run A:
## LearningMachine
module LearningMachine(input clk,rst, start, input [6:0] x1Data,x2Data, input [1:0] tData, output[1:0] signYin, output[13:0] w1,w2,b,Yin,output ReadEn, Ready);
  wire [1:0]Select1, Sel1, Sel2;
  wire  flag, InitYin, InitW1, InitW2, InitB, InitFlag, InitAlpha, LdX1, LdX2, LdT, Select2, LdYin, LdFlag, LdAlphaT, LdW1, LdW2, LdB;
  Controller controller(clk, rst, start, compare, flag, InitYin, InitW1, InitW2, InitB, InitFlag, InitAlpha, LdX1, LdX2, LdT, Select2, LdYin, LdFlag, LdAlphaT, LdW1, LdW2, LdB, ReadEn, Ready, Select1, Sel1, Sel2);
  DataPath datapath(clk,rst, x1Data,x2Data, tData, InitYin, InitW1, InitW2, InitB, InitFlag, InitAlpha, LdX1, LdX2, LdT, Select2, LdYin, LdFlag, LdAlphaT, LdW1, LdW2, LdB, Select1, Sel1, Sel2, compare, flag, signYin, w1,w2,b,Yin);
endmodule
==> flow/config.mk <==
export PLATFORM = sky130hd
export DESIGN_NAME = LearningMachine
export DESIGN_NICKNAME = LearningMachine
export VERILOG_FILES = /design/flow/design.v
export SDC_FILE = /design/flow/constraint.sdc
export NUM_CORES = 4
export LEC_CHECK = 0
export ABC_AREA = 1
export CAP_MARGIN = 20
export CORE_MARGIN = 2
export CORE_UTILIZATION = 70
export CTS_CLUSTER_DIAMETER = 215
export CTS_CLUSTER_SIZE = 32
export PLACE_DENSITY_LB_ADDON = 0.14
export SLEW_MARGIN = 20
==> flow/constraint.sdc <==
create_clock -name core_clock -period 7.66 [get_ports {clk}]
set_input_delay 1.5320 -clock core_clock [delete_from_list [all_inputs] [get_ports {clk}]]
set_output_delay 1.5320 -clock core_clock [all_outputs]
set_load 0.01 [all_outputs]
run.sh (not shown) runs the stock make flow with config.mk's settings and CLKGATE_MAP_FILE=.
The layout from run A, despite a flow that completed every stage, fails the layout checks, with the failing checks listed as negative setup slack.
#### Input delta (run B over run A)
diff --git a/flow/config.mk b/flow/config.mk
--- a/flow/config.mk
+++ b/flow/config.mk
@@ -11,4 +11,3 @@
-export CORE_UTILIZATION = 70
-export CTS_CLUSTER_DIAMETER = 215
-export CTS_CLUSTER_SIZE = 32
-export PLACE_DENSITY_LB_ADDON = 0.14
+export CORE_UTILIZATION = 72
+export CTS_CLUSTER_DIAMETER = 400
+export CTS_CLUSTER_SIZE = 100
==> flow/constraint.sdc <==
create_clock -name core_clock -period 7.2 [get_ports {clk}]
set_input_delay 1.4400 -clock core_clock [delete_from_list [all_inputs] [get_ports {clk}]]
set_output_delay 1.4400 -clock core_clock [all_outputs]
set_load 0.01 [all_outputs]
- Looking at height of the chip across run B and run A, the one that comes out higher is run A.
- Run B did not run to completion, as it errored out during 5_1_grt.
- Synthesis area per yosys of run B is on par with run A.
- Floorplan die width for run B is lower than for run A.
- Run B does worse than run A on total half-perimeter wirelength after legalization and detailed placement.
- [run B vs run A] die size: lower in run B
Modified inputs, run C compared to run B
diff --git a/flow/config.mk b/flow/config.mk
--- a/flow/config.mk
+++ b/flow/config.mk
@@ -8 +7,0 @@
-export ABC_AREA = 1
@@ -11,3 +10 @@
-export CORE_UTILIZATION = 72
-export CTS_CLUSTER_DIAMETER = 400
-export CTS_CLUSTER_SIZE = 100
+export CORE_UTILIZATION = 39
==> flow/constraint.sdc <==
create_clock -name core_clock -period 9.33 [get_ports {clk}]
set_input_delay 1.8660 -clock core_clock [delete_from_list [all_inputs] [get_ports {clk}]]
set_output_delay 1.8660 -clock core_clock [all_outputs]
set_load 0.01 [all_outputs]
Results
- Run C ran to completion and came out clean on the timing, design-rule and antenna checks.
- The higher post-DP HPWL of run B and run C is in run B.
- Delta(count of buffers added by post-CTS timing repair for setup, run C - run B) < 0
- Run B → run C: adder and majority cell fraction of the synthesized area grew by 0.79 points, mean instance size in the synthesized netlist grew by about 20%.
- Run C vs run B: synthesized cell count down by more than 10%
- Die area for run C: 77% up relative to run B
- NOTE: post-synthesis cell count from yosys in run C falls short of that of run B
- Post-synth design cell area: run B and run C compared, lower one is run C
- Summary: with run B as the reference, die outline width in run C moved up by more than a quarter.
Changes in run D relative to run C:
diff --git a/flow/config.mk b/flow/config.mk
--- a/flow/config.mk
+++ b/flow/config.mk
@@ -10 +10 @@
-export CORE_UTILIZATION = 39
+export CORE_UTILIZATION = 40
==> flow/constraint.sdc <==
create_clock -name core_clock -period 12.0 [get_ports {clk}]
set_input_delay 2.4000 -clock core_clock [delete_from_list [all_inputs] [get_ports {clk}]]
set_output_delay 2.4000 -clock core_clock [all_outputs]
set_load 0.01 [all_outputs]
Findings:
- Every stage of the flow completed for run D, and the final layout passed the timing, design-rule and antenna checks.
- Area of all placed cells without fillers: run D vs run C down about 0.7%
- Run D vs run C: number of cells in the finished layout apart from fillers down
## Diff of input files: run E against run D
diff --git a/flow/config.mk b/flow/config.mk
--- a/flow/config.mk
+++ b/flow/config.mk
@@ -9 +9 @@
-export CORE_MARGIN = 2
+export CORE_MARGIN = 9
@@ -10,0 +11,3 @@
+export CTS_CLUSTER_DIAMETER = 371
+export CTS_CLUSTER_SIZE = 99
+export SETUP_SLACK_MARGIN = -1.14
[summary]
- Per the final summary, run E finished and its layout is clean on timing, DRC and antenna.
- Run D | status: complete | timing, DRC, antenna: pass
- For worst hold margin, run E and run D come out practically identical.
- Transition time of the tightest slew-check pin in run E vs run D: down 0.051 ns
- Comparing run E with run D, the signed area change from the synthesized netlist to the final layout came out essentially unchanged.
- As far as number of setup buffers added after CTS goes, run D and run E are indistinguishable; the numbers are identical.
- Core utilization of run D is on par with run E.
- Relative to run D, run E degrades final routed wirelength across all metal layers.
- Diff run D..run E | area of combinational cells with multiple inputs | unchanged
